== run A ==
## catTrap
module catTrap(Clk, Reset, Down_b, hCount, vCount, rgb, bright, Block_col, Block_row);
export LEC_CHECK = 0
export ABC_AREA = 1
export CAP_MARGIN = 40
export CELL_PAD_IN_SITES_DETAIL_PLACEMENT = 0
export CORE_MARGIN = 2
export CORE_UTILIZATION = 39
export CTS_CLUSTER_DIAMETER = 67
export CTS_CLUSTER_SIZE = 37
export HOLD_SLACK_MARGIN = 0.07
export MIN_ROUTING_LAYER = met1
export PLACE_DENSITY_LB_ADDON = 0.04
export SLEW_MARGIN = 20
create_clock -name core_clock -period 6.8 [get_ports {Clk}]
run.sh (not shown) runs the stock make flow with config.mk's settings and CLKGATE_MAP_FILE=.
Every stage of run A finished as expected; the final checks, on the other hand, flagged negative setup slack, which means the layout fails.
Inputs modified between run A and run B:
- changing CORE_UTILIZATION from 39 to 58
- removing CTS_CLUSTER_SIZE (formerly 37)
- removing CTS_CLUSTER_DIAMETER (formerly 67)
- removing PLACE_DENSITY_LB_ADDON (formerly 0.04)
- removing MIN_ROUTING_LAYER (formerly met1)
- removing CELL_PAD_IN_SITES_DETAIL_PLACEMENT (formerly 0)
- removing HOLD_SLACK_MARGIN (formerly 0.07)
- removing ABC_AREA (formerly 1)
- changing CAP_MARGIN from 40 to 20
- changing the clock period (ns, I/O delays scaled along) from 6.8 to 5.44
==> comparison <==
Status: run B FAILED at global routing (5_1_grt) (tool error). The count of different cell masters after synthesis of run B exceeds that of run A by 45. Changes observed in run B relative to run A: post-synthesis adder-cell area fraction increased by 0.32 points relative to the old numbers; last weighted congestion value of the routability-driven placer increased 17%. Looking at vertical extent of the die across run B and run A, the one that comes out higher is run A. | floorplan-stage core utilization | higher: run B |. Changes observed in run B relative to run A: sequential cell area fraction in the yosys report now larger, share of synthesized cell area in and-or and or-and compound cells picked up an extra 14 points, quantity of gates resized following cts went down, synthesized cell count dropped 22%, post-detailed-placement half-perimeter wirelength went down. Against run A, run B reports a number of nets at floorplan that is lower.
Here is what was changed in the inputs of run C compared with run B.
- swapping 58 for 72 in CORE_UTILIZATION
- putting TNS_END_PERCENT at 100 where nothing was set
- putting ABC_AREA at 1 where nothing was set
- swapping 5.44 for 6.2 in the clock period (ns, I/O delays scaled along)
### Flow results
Run B did not finish; a tool error ended it in global routing (5_1_grt). Run C: aborted in clock tree synthesis (4_1_cts) (tool error). The cell area after technology mapping of run C was inferior to that of run B. Diff run B -> run C | Yosys chip area | increase of about 4.6%. Cell count after placement: run C vs run B up about 20%. Global placer's final weighted congestion went up by a few percent going from run B to run C. Looking at part of the Yosys area used for sequential elements, run C sits below run B. Comparing run C and run B, the lower total number of placement rows is on run C. When run C is measured against run B, its number of instances in the synthesized netlist turns out about 30% higher. [diff] worst slack after detailed placement, run C relative to run B: regression. Adder and majority gate portion of the synthesized area was lower in the run labelled run C. Basic-gate share of the synthesized area counting and, or, nand and nor cells: lower on run B. What run B reported for number of nets at floorplan has to be multiplied by 1.3 to get the figure for run C.

* * *

Starting RTL as in the previous note.
Design catTrap, start of the top module:
module catTrap(Clk, Reset, Down_b, hCount, vCount, rgb, bright, Block_col, Block_row);
	input	Clk, Reset, Down_b;
	input [7:0] Block_col, Block_row;
	reg btn_flag;
	integer i, j;
	reg [6:0] state;
	input [9:0] hCount, vCount;
	reg [83:0] board_map;    
	output reg [11:0] rgb;
	input bright;
	reg [1:0] cat_flag;
	reg [2:0] block_col;
  reg [2:0] block_row;
	reg [2:0] cat_col;
	reg [2:0] cat_row;
	localparam
		START =    7'b1000000,
		PLAY =   7'b0100000,
		GAMEOVER =   7'b0010000,
		GAMEWIN =  7'b0001000,
	WHITE = 12'b1111_1111_1111;
	parameter GRAY = 12'b1010_1010_1010;
	parameter BLACK = 12'b0000_0000_0000;
	parameter RED = 12'b1111_0000_0000;
	parameter ORANGE = 12'b1111_1000_0000;
	parameter GREEN = 12'b0000_1111_0000;
	wire [11:0] color [0:3];
	wire inbound;
	wire box00, box01, box02, box03, box04, box05, box06;
	wire box10, box11, box12, box13, box14, box15, box16;
	wire box20, box21, box22, box23, box24, box25, box26;
	wire box30, box31, box32, box33, box34, box35, box36;
	wire box40, box41, box42, box43, box44, box45, box46;
	wire box50, box51, box52, box53, box54, box55, box56;
	assign color[0] = WHITE;
	assign color[1] = GRAY;
	assign color[2] = ORANGE;
	assign color[3] = BLACK;
	always@ (*)
	begin
    	if(~bright )	 
			rgb = BLACK;
		else if (inbound)
		begin
			if(box00)
				rgb = color[board_map[70 +: 2]];
			else if (box01)
				rgb = color[board_map[72 +: 2]];
			else if (box02)
				rgb = color[board_map[74 +: 2]];
			else if (box03)
				rgb = color[board_map[76 +: 2]];
			else if (box04)
				rgb = color[board_map[78 +: 2]];
			else if (box05)
				rgb = color[board_map[80 +: 2]];
			else if (box06)
				rgb = color[board_map[82 +: 2]];
			else if (box10)
				rgb = color[board_map[56 +: 2]];
			else if (box11)
				rgb = color[board_map[58 +: 2]];
			else if (box12)
				rgb = color[board_map[60 +: 2]];
			else if (box13)
				rgb = color[board_map[62 +: 2]];
			else if (box14)
				rgb = color[board_map[64 +: 2]];
			else if (box15)
				rgb = color[board_map[66 +: 2]];
			else if (box16)
				rgb = color[board_map[68 +: 2]];
			else if (box20)
  ...
make LEC_CHECK=0 ABC_AREA=1 CAP_MARGIN=0 CELL_PAD_IN_SITES_DETAIL_PLACEMENT=0 CORE_MARGIN=2 CORE_UTILIZATION=72 CTS_CLUSTER_DIAMETER=67 CTS_CLUSTER_SIZE=86 HOLD_SLACK_MARGIN=0.07 MIN_ROUTING_LAYER=met1 PLACE_DENSITY_LB_ADDON=0.3 SLEW_MARGIN=20 finish   # period 5.05 ns
The starting point stopped in clock tree synthesis.
Change:
==> flow/config.mk (replaced) <==
export PLATFORM = sky130hd
export DESIGN_NAME = catTrap
export DESIGN_NICKNAME = catTrap
export VERILOG_FILES = /design/flow/design.v
export SDC_FILE = /design/flow/constraint.sdc
export NUM_CORES = 4
export LEC_CHECK = 0
export CAP_MARGIN = 20
export CORE_MARGIN = 2
export CORE_UTILIZATION = 30
export SLEW_MARGIN = 20
==> flow/constraint.sdc (replaced) <==
create_clock -name core_clock -period 9.63 [get_ports {Clk}]
set_input_delay 1.9260 -clock core_clock [delete_from_list [all_inputs] [get_ports {Clk}]]
set_output_delay 1.9260 -clock core_clock [all_outputs]
set_load 0.01 [all_outputs]
The new run finished clean.
Area after synthesis decreases by a few percent.
Die size increases by well over a third.
Synthesized cell count decreases by about a fifth.
Change:
--- a/flow/config.mk
+++ b/flow/config.mk
@@ -8,0 +9 @@
+export CORE_ASPECT_RATIO = 1.3
@@ -10,2 +11,3 @@
-export CORE_UTILIZATION = 30
-export SLEW_MARGIN = 20
+export CORE_UTILIZATION = 59
+export CTS_CLUSTER_DIAMETER = 296
+export SLEW_MARGIN = 15
==> flow/constraint.sdc (replaced) <==
create_clock -name core_clock -period 10.0 [get_ports {Clk}]
set_input_delay 2.0000 -clock core_clock [delete_from_list [all_inputs] [get_ports {Clk}]]
set_output_delay 2.0000 -clock core_clock [all_outputs]
set_load 0.01 [all_outputs]
=> The new run failed in global routing; area after synthesis does not change; synthesized cell count is unchanged; die area fell by 48%.

* * *

run 1:
Starting RTL as in the previous note.
## catTrap
module catTrap(Clk, Reset, Down_b, hCount, vCount, rgb, bright, Block_col, Block_row);
Settings: LEC_CHECK=0, CAP_MARGIN=40, CELL_PAD_IN_SITES_DETAIL_PLACEMENT=0, CORE_ASPECT_RATIO=0.7, CORE_MARGIN=2, CORE_UTILIZATION=21, CTS_CLUSTER_DIAMETER=379, CTS_CLUSTER_SIZE=55, MIN_ROUTING_LAYER=met2, PLACE_DENSITY_LB_ADDON=0.04, SETUP_SLACK_MARGIN=0.81, SLEW_MARGIN=10; clock period 6.2 ns.
FAIL run 1 @ global routing: tool exited with error
#### Input delta (run 2 over run 1)
Settings: CORE_UTILIZATION: 21 -> 30; CORE_ASPECT_RATIO: 0.7 -> unset; HOLD_SLACK_MARGIN: unset -> 0.07; CTS_CLUSTER_SIZE: 55 -> 37; SLEW_MARGIN: 10 -> 20; CTS_CLUSTER_DIAMETER: 379 -> 202; SETUP_SLACK_MARGIN: 0.81 -> 1.95; the clock period (ns, I/O delays scaled along): 6.2 -> 6.8.
## What came out
In run 2, the number of cells in the design after placement came out 13% below the value in run 1. Going from run 1 to run 2, yosys-reported design area after synthesis comparable, flip-flop and latch count after synthesis comparable. The flow ended early for run 2: it failed with a tool error in global routing. Row final weighted congestion of routability-driven global placement: run 2 higher / run 1 lower.
Input-level comparison between run 3 and run 2:
Settings: PLACE_DENSITY_LB_ADDON no longer set, was 0.04; TNS_END_PERCENT now 5, previously not set; CTS_CLUSTER_DIAMETER now 214, was 202; MIN_ROUTING_LAYER now met1, was met2; SETUP_SLACK_MARGIN no longer set, was 1.95; CORE_UTILIZATION now 66, was 30; the clock period (ns, I/O delays scaled along) now 7.06, was 6.8.
--- outcome ---
Tool error GRT-0116 stopped run 3 during global routing; no final results.
TritonCTS sink count came out exactly the same in run 3 and run 2.
Number of instances resized during post-cts repair (lower): run 3
[compare] base=run 2 new=run 3: cell area after technology mapping held steady, area of placed instances moved down.
On number of distinct library cell variants in the gate-level netlist after synthesis, run 3 and run 2 are basically level.
Worst setup slack after placement: run 3 better than run 2
Summary of run 3 over run 2: overall die width now smaller; chip area from the yosys synthesis statistics closely matched the old numbers.
On die area, run 2 loses to run 3.
Cell count after placement for run 3 is lower than for run 2.
Looking at run 3 and run 2, the sequential area share after synthesis is a wash.
Input changes introduced in run 4 (baseline for comparison: run 3):
Settings: CORE_UTILIZATION changed from 66 to 39; CTS_CLUSTER_DIAMETER changed from 214 to 67; PLACE_DENSITY_LB_ADDON newly set to 0.04; TNS_END_PERCENT removed (was 5); the clock period (ns, I/O delays scaled along) changed from 7.06 to 6.8.
## What came out
- Status for run 4 and run 3: no clean run
- Run 4 against run 3: standard cell core area picked up an extra 68%, die span in x higher, synthesized area per cell was more or less identical, post-CTS setup buffer count rose 35, HPWL reported at the end of detailed placement rose about 30%.
- Placed standard-cell area for run 4 is higher than for run 3.
- Against run 3, run 4 comes in 67% higher on die size.
